==> 06-11 <==
==> flow/design.v <==
`timescale 1ns / 1ns
module hexDecoder(input [3:0]binIn, output [6:0]HEX);
	wire [0:3]c = binIn;
	assign HEX[0] = ((~c[0] & ~c[1] & ~c[2] & c[3]) | (~c[0] & c[1] & ~c[2] & ~c[3]) | (c[0] & ~c[1] & c[2] & c[3]) | (c[0] & c[1] & ~c[2] & c[3]));
	assign HEX[1] = ((~c[0] & c[1] & ~c[2] & c[3]) | (~c[0] & c[1] & c[2] & ~c[3]) | (c[0] & ~c[1] & c[2] & c[3]) | (c[0] & c[1] & ~c[2] & ~c[3])| (c[0] & c[1] & c[2] & ~c[3]) | (c[0] & c[1] & c[2] & c[3]));
	assign HEX[2] = ((~c[0] & ~c[1] & c[2] & ~c[3]) | (c[0] & c[1] & ~c[2] & ~c[3]) | (c[0] & c[1] & c[2] & ~c[3]) | (c[0] & c[1] & c[2] & c[3]));
	assign HEX[3] = ((~c[0] & ~c[1] & ~c[2] & c[3]) | (~c[0] & c[1] & ~c[2] & ~c[3]) | (~c[0] & c[1] & c[2] & c[3]) | (c[0] & ~c[1] & ~c[2] & c[3])| (c[0] & ~c[1] & c[2] & ~c[3]) | (c[0] & c[1] & c[2] & c[3]));
	assign HEX[4] = ((~c[0] & ~c[1] & ~c[2] & c[3]) | (~c[0] & ~c[1] & c[2] & c[3]) | (~c[0] & c[1] & ~c[2] & ~c[3]) | (~c[0] & c[1] & ~c[2] & c[3])| (~c[0] & c[1] & c[2] & c[3]) | (c[0] & ~c[1] & ~c[2] & c[3]));
	assign HEX[5] = ((~c[0] & ~c[1] & ~c[2] & c[3]) | (~c[0] & ~c[1] & c[2] & ~c[3]) | (~c[0] & ~c[1] & c[2] & c[3]) | (~c[0] & c[1] & c[2] & c[3])| (c[0] & c[1] & ~c[2] & c[3]));
	assign HEX[6] = ((~c[0] & ~c[1] & ~c[2] & ~c[3]) | (~c[0] & ~c[1] & ~c[2] & c[3]) | (~c[0] & c[1] & c[2] & c[3]) | (c[0] & c[1] & ~c[2] & ~c[3]));
endmodule
module binaryToBCD(
    binaryIn,
	Millions,
	HundredThousands,
	TenThousands,
	Thousands,
	Hundreds,
	Tens,
	Ones
    );
    input [39:0] binaryIn;
    output reg[3:0] Ones;
	output reg[3:0] Tens;
	output reg[3:0] Hundreds;
	output reg[3:0] Thousands;
	output reg[3:0] TenThousands;
	output reg[3:0] HundredThousands;
	output reg[3:0] Millions;
    integer i;   
     always @(binaryIn)
        begin
			Millions= 4'd0;
			HundredThousands= 4'd0;
			TenThousands= 4'd0;
			Thousands= 4'd0;
			Hundreds= 4'd0;
			Tens= 4'd0;
			Ones= 4'd0;
            for (i = 21; i >=0; i = i-1)  
            begin
				if(Millions>=5)
					Millions = Millions +3;
				if(HundredThousands>=5)
					HundredThousands = HundredThousands +3;
				if(TenThousands>=5)
					TenThousands = TenThousands +3;
				if(Thousands>=5)
					Thousands = Thousands +3;
				if(Hundreds>=5)
					Hundreds = Hundreds +3;
				if(Tens>=5)
					Tens = Tens +3;
				if(Ones>=5)
					Ones = Ones +3;
				Millions = Millions<<1;
				Millions[0] = HundredThousands[3];
				HundredThousands = HundredThousands<<1;
				HundredThousands[0] = TenThousands[3];
				TenThousands = TenThousands<<1;
				TenThousands[0] = Thousands[3];
				Thousands = Thousands<<1;
				Thousands[0] = Hundreds[3];
				Hundreds = Hundreds<<1;
				Hundreds[0] = Tens[3];
				Tens = Tens<<1;
				Tens[0] = Ones[3];
				Ones = Ones<<1;
				Ones[0] = binaryIn[i];
            end
        end     
endmodule
`timescale 1ns / 1ns
module prevData(clock, reset, received_data_en, received_data, prev_data);
	input clock, reset, received_data_en;
	input [7:0]received_data;
	output reg [7:0] prev_data;
	reg [7:0] current_data;
	always@(posedge clock)begin
		if(reset)begin
			prev_data <= 0;
			current_data <= 0;
		end
		else if(received_data_en)begin
			prev_data <= current_data;
			current_data <= received_data;
		end
		else
			prev_data <= 0;
	end
endmodule
`timescale 1ns / 1ns
module logicController(clock, reset, received_data, received_data_en, click, buy, one, two, three, four, five, six, seven, eight, selection, upgradeClick);
	input clock, reset, received_data_en;
	input [7:0]received_data;
	output reg click, buy, one, two, three, four, five, six, seven, eight, selection, upgradeClick;
	localparam IDLE = 0, CLICK = 1, BUY = 2, ONE = 3, TWO = 4, THREE = 5, FOUR = 6, FIVE = 7, SIX = 8, SEVEN = 9, EIGHT = 10, UPGRADECLICK = 11;
	reg [4:0] currentState;
	reg [4:0] nextState;
	always@(*)begin
		case(currentState)
			IDLE:	begin
						if(received_data_en)begin
							if(received_data == 'h29)
								nextState = CLICK;
							else if(received_data == 'h5A)
								nextState = BUY;
							else if(received_data == 'h16)
								nextState = ONE;
							else if(received_data == 'h1E)
								nextState = TWO;
							else if(received_data == 'h26)
								nextState = THREE;
							else if(received_data == 'h25)
								nextState = FOUR;
							else if(received_data == 'h2E)
								nextState = FIVE;
							else if(received_data == 'h36)
								nextState = SIX;
							else if(received_data == 'h3D)
								nextState = SEVEN;
							else if(received_data == 'h3E)
								nextState = EIGHT;
							else if(received_data == 'h21)
								nextState = UPGRADECLICK;
							else
								nextState = IDLE;
						end
						else
							nextState = IDLE;
					end		
			CLICK: nextState = IDLE;
			BUY: nextState = IDLE;
			ONE: nextState = IDLE;
			TWO: nextState = IDLE;
			THREE: nextState = IDLE;
			FOUR: nextState = IDLE;
			FIVE: nextState = IDLE;
			SIX: nextState = IDLE;
			SEVEN: nextState = IDLE;
			EIGHT: nextState = IDLE;
			UPGRADECLICK: nextState = IDLE;
			default: nextState = IDLE;
		endcase
	end
	always@(*)begin
		click = 0;
		buy = 0; 
		one = 0; 
		two = 0; 
		three = 0; 
		four = 0; 
		five = 0; 
		six = 0; 
		seven = 0; 
		eight = 0;
		selection = 0;
		upgradeClick = 0;
		case(currentState)
			CLICK: click = 1;
			BUY: buy = 1;
			ONE:	begin
						one = 1;
						selection = 1;
					end
			TWO:	begin
						two = 1;
						selection = 1;
					end
			THREE:begin
						three = 1;
						selection = 1;
					end
			FOUR:	begin
						four = 1;
						selection = 1;
					end
			FIVE: begin
						five = 1;
						selection = 1;
					end
			SIX:	begin
						six = 1;
						selection = 1;
					end
			SEVEN:begin 
						seven = 1;
						selection = 1;
					end
			EIGHT:begin 
						eight = 1;
						selection = 1;
					end
			UPGRADECLICK: upgradeClick = 1;
			default: begin
				click = 0;
				buy = 0; 
				one = 0; 
				two = 0; 
				three = 0; 
				four = 0; 
				five = 0; 
				six = 0; 
				seven = 0; 
				eight = 0;
				selection = 0;
				upgradeClick = 0;
			end
		endcase
	end
	always@(posedge clock)begin
		if(reset)
			currentState <= IDLE;
		else
			currentState <= nextState;
	end
endmodule
`timescale 1ns / 1ns
module logicDatapath(clock, reset, pulse, money, prev_data, selectedAsset, click, buy, upgradeClick, one, two, three, four, five, six, seven, eight);
	input clock, reset, pulse, click, buy, upgradeClick, one, two, three, four, five, six, seven, eight;
	input[7:0] prev_data;
	output reg [39:0] money;
	localparam ONE = 0, TWO = 1, THREE = 2, FOUR = 3, FIVE = 4, SIX = 5, SEVEN = 6, EIGHT = 7, BREAK = 'hF0;
	output reg [7:0] selectedAsset;
	reg[29:0] rate; 
	reg[29:0] clickRate;
	reg[29:0] clickRateCost;
	reg[23:0] assetCost[7:0];
	reg[23:0] assetRates[7:0];
	wire enoughMoney = (money>= assetCost[selectedAsset]);
	wire enoughMoneyClick = (money >= clickRateCost);
	always@(*)begin
			assetCost[ONE] = 10;
			assetCost[TWO] = 40;
			assetCost[THREE] = 250;
			assetCost[FOUR] = 2000;
			assetCost[FIVE] = 10000;
			assetCost[SIX] = 100000;
			assetCost[SEVEN] = 1000000;
			assetCost[EIGHT] = 10000000;
			assetRates[ONE] = 1;
			assetRates[TWO] = 5;
			assetRates[THREE] = 15;
			assetRates[FOUR] = 60;
			assetRates[FIVE] = 800;
			assetRates[SIX] = 10000;
			assetRates[SEVEN] = 50000;
			assetRates[EIGHT] = 500000;
	end
	always@(posedge clock)begin
		if(reset)
			selectedAsset <= ONE;
		else if(prev_data == BREAK)
			selectedAsset <= selectedAsset;
		else if(one)
			selectedAsset <= ONE;
		else if(two)
			selectedAsset <= TWO;
		else if(three)
			selectedAsset <= THREE;
		else if(four)
			selectedAsset <= FOUR;
		else if(five)
			selectedAsset <= FIVE;
		else if(six)
			selectedAsset <= SIX;
		else if(seven)
			selectedAsset <= SEVEN;
		else if(eight)
			selectedAsset <= EIGHT;
		else 
			selectedAsset <= selectedAsset;
	end
	always@(posedge clock)begin
		if(reset)
			money <= 10;
		else if(prev_data == BREAK)
			money <= money;
		else if(click)
			money <= money + clickRate;
		else if(buy && enoughMoney)
			money <= money - assetCost[selectedAsset];
		else if(upgradeClick && enoughMoneyClick)
			money <= money - clickRateCost;
		else if(pulse)
			money <= money + rate;
		else
			money <= money;
	end
	always@(posedge clock)begin
		if(reset)
			rate <= 0;
		else if(prev_data == BREAK)
			rate <= rate;
		else if(buy && enoughMoney)
			rate <= rate + assetRates[selectedAsset];
		else
			rate <= rate;
	end
	always@(posedge clock)begin
		if(reset)begin
			clickRate <= 1;
			clickRateCost <= 10;
		end
		else if(prev_data == BREAK)begin
			clickRate <= clickRate;
			clickRateCost <= clickRateCost;
		end
		else if(upgradeClick && enoughMoneyClick)begin
			clickRate <= clickRate * 2;
			clickRateCost <= clickRateCost * 2;
		end
		else begin 
			clickRate <= clickRate;
			clickRateCost <= clickRateCost;
		end
	end
endmodule
`timescale 1ns / 1ns
module money_clicker(clk, rst, key_data, key_valid, tick, money, asset, HEX0, HEX1, HEX2, HEX3, HEX4, HEX5);
	input clk;
	input rst;
	input [7:0] key_data;
	input key_valid;
	input tick;
	output [39:0] money;
	output [7:0] asset;
	output [6:0] HEX0, HEX1, HEX2, HEX3, HEX4, HEX5;
	wire [3:0] Millions;
	wire [3:0] HundredThousands;
	wire [3:0] TenThousands;
	wire [3:0] Thousands;
	wire [3:0] Hundreds;
	wire [3:0] Tens;
	wire [3:0] Ones;
	wire click, buy, upgradeClick, one, two, three, four, five, six, seven, eight;
	wire [7:0] prev_data;
	wire selection;
	binaryToBCD convert (money[39:0], Millions[3:0], HundredThousands[3:0], TenThousands[3:0], Thousands[3:0], Hundreds[3:0], Tens[3:0], Ones[3:0]);
	hexDecoder H0(Ones[3:0], HEX0);
	hexDecoder H1(Tens[3:0], HEX1);
	hexDecoder H2(Hundreds[3:0], HEX2);
	hexDecoder H3(Thousands[3:0], HEX3);
	hexDecoder H4(TenThousands[3:0], HEX4);
	hexDecoder H5(HundredThousands[3:0], HEX5);
	prevData prev(clk, rst, key_valid, key_data, prev_data);
	logicController control(clk, rst, key_data, key_valid, click, buy, one, two, three, four, five, six, seven, eight, selection, upgradeClick);
	logicDatapath datapath(clk, rst, tick, money, prev_data, asset, click, buy, upgradeClick, one, two, three, four, five, six, seven, eight);
endmodule
==> flow/run.sh <==
#!/bin/bash
# the make line also repeats each setting of config.mk as NAME=value (left out here)
make -C /OpenROAD-flow-scripts/flow DESIGN_CONFIG=/design/flow/config.mk WORK_HOME=/design/flow/orfs CLKGATE_MAP_FILE= finish
==> flow/config.mk <==
export PLATFORM = sky130hd
export DESIGN_NAME = money_clicker
export DESIGN_NICKNAME = money_clicker
export VERILOG_FILES = /design/flow/design.v
export SDC_FILE = /design/flow/constraint.sdc
export NUM_CORES = 4
export LEC_CHECK = 0
export ABC_AREA = 1
export CAP_MARGIN = 0
export CORE_MARGIN = 2
export CORE_UTILIZATION = 72
export CTS_CLUSTER_DIAMETER = 209
export SETUP_SLACK_MARGIN = -1.45
export SLEW_MARGIN = 20
==> flow/constraint.sdc <==
create_clock -name core_clock -period 15.2 [get_ports {clk}]
set_input_delay 3.0400 -clock core_clock [delete_from_list [all_inputs] [get_ports {clk}]]
set_output_delay 3.0400 -clock core_clock [all_outputs]
set_load 0.01 [all_outputs]
==> 03-03 (differences from 06-11) <==
--- a/flow/config.mk
+++ b/flow/config.mk
@@ -7,8 +7,10 @@
 export LEC_CHECK = 0
 export ABC_AREA = 1
-export CAP_MARGIN = 0
+export CAP_MARGIN = 20
+export CORE_ASPECT_RATIO = 0.5
 export CORE_MARGIN = 2
-export CORE_UTILIZATION = 72
-export CTS_CLUSTER_DIAMETER = 209
-export SETUP_SLACK_MARGIN = -1.45
+export CORE_UTILIZATION = 64
+export CTS_CLUSTER_DIAMETER = 358
+export CTS_CLUSTER_SIZE = 96
+export PLACE_DENSITY = 0.42
 export SLEW_MARGIN = 20
==> flow/constraint.sdc (replaced) <==
create_clock -name core_clock -period 13.3 [get_ports {clk}]
set_input_delay 2.6600 -clock core_clock [delete_from_list [all_inputs] [get_ports {clk}]]
set_output_delay 2.6600 -clock core_clock [all_outputs]
set_load 0.01 [all_outputs]
==> 03-15 (differences from 06-11) <==
==> flow/config.mk (replaced) <==
export PLATFORM = sky130hd
export DESIGN_NAME = money_clicker
export DESIGN_NICKNAME = money_clicker
export VERILOG_FILES = /design/flow/design.v
export SDC_FILE = /design/flow/constraint.sdc
export NUM_CORES = 4
export LEC_CHECK = 0
export CAP_MARGIN = 20
export CORE_MARGIN = 2
export CORE_UTILIZATION = 56
export SLEW_MARGIN = 20
==> flow/constraint.sdc (replaced) <==
create_clock -name core_clock -period 24.0 [get_ports {clk}]
set_input_delay 4.8000 -clock core_clock [delete_from_list [all_inputs] [get_ports {clk}]]
set_output_delay 4.8000 -clock core_clock [all_outputs]
set_load 0.01 [all_outputs]
==> summary of the runs <==
03-03 stopped in global routing (5_1_grt). 06-11 ran to the end with violations: setup timing. 03-15 produced a clean layout. Count of clock-buffer cells in the layout is the same in 06-11 and 03-15. Between 03-15 and 06-11, the lower via count is in 03-15 (gap about 3.3%, measured against 06-11). Against 06-11, the routed wire length of 03-15 is lower by 13%. Of 06-11 and 03-15, 03-15 has the higher setup slack (gap 5.2 ns).
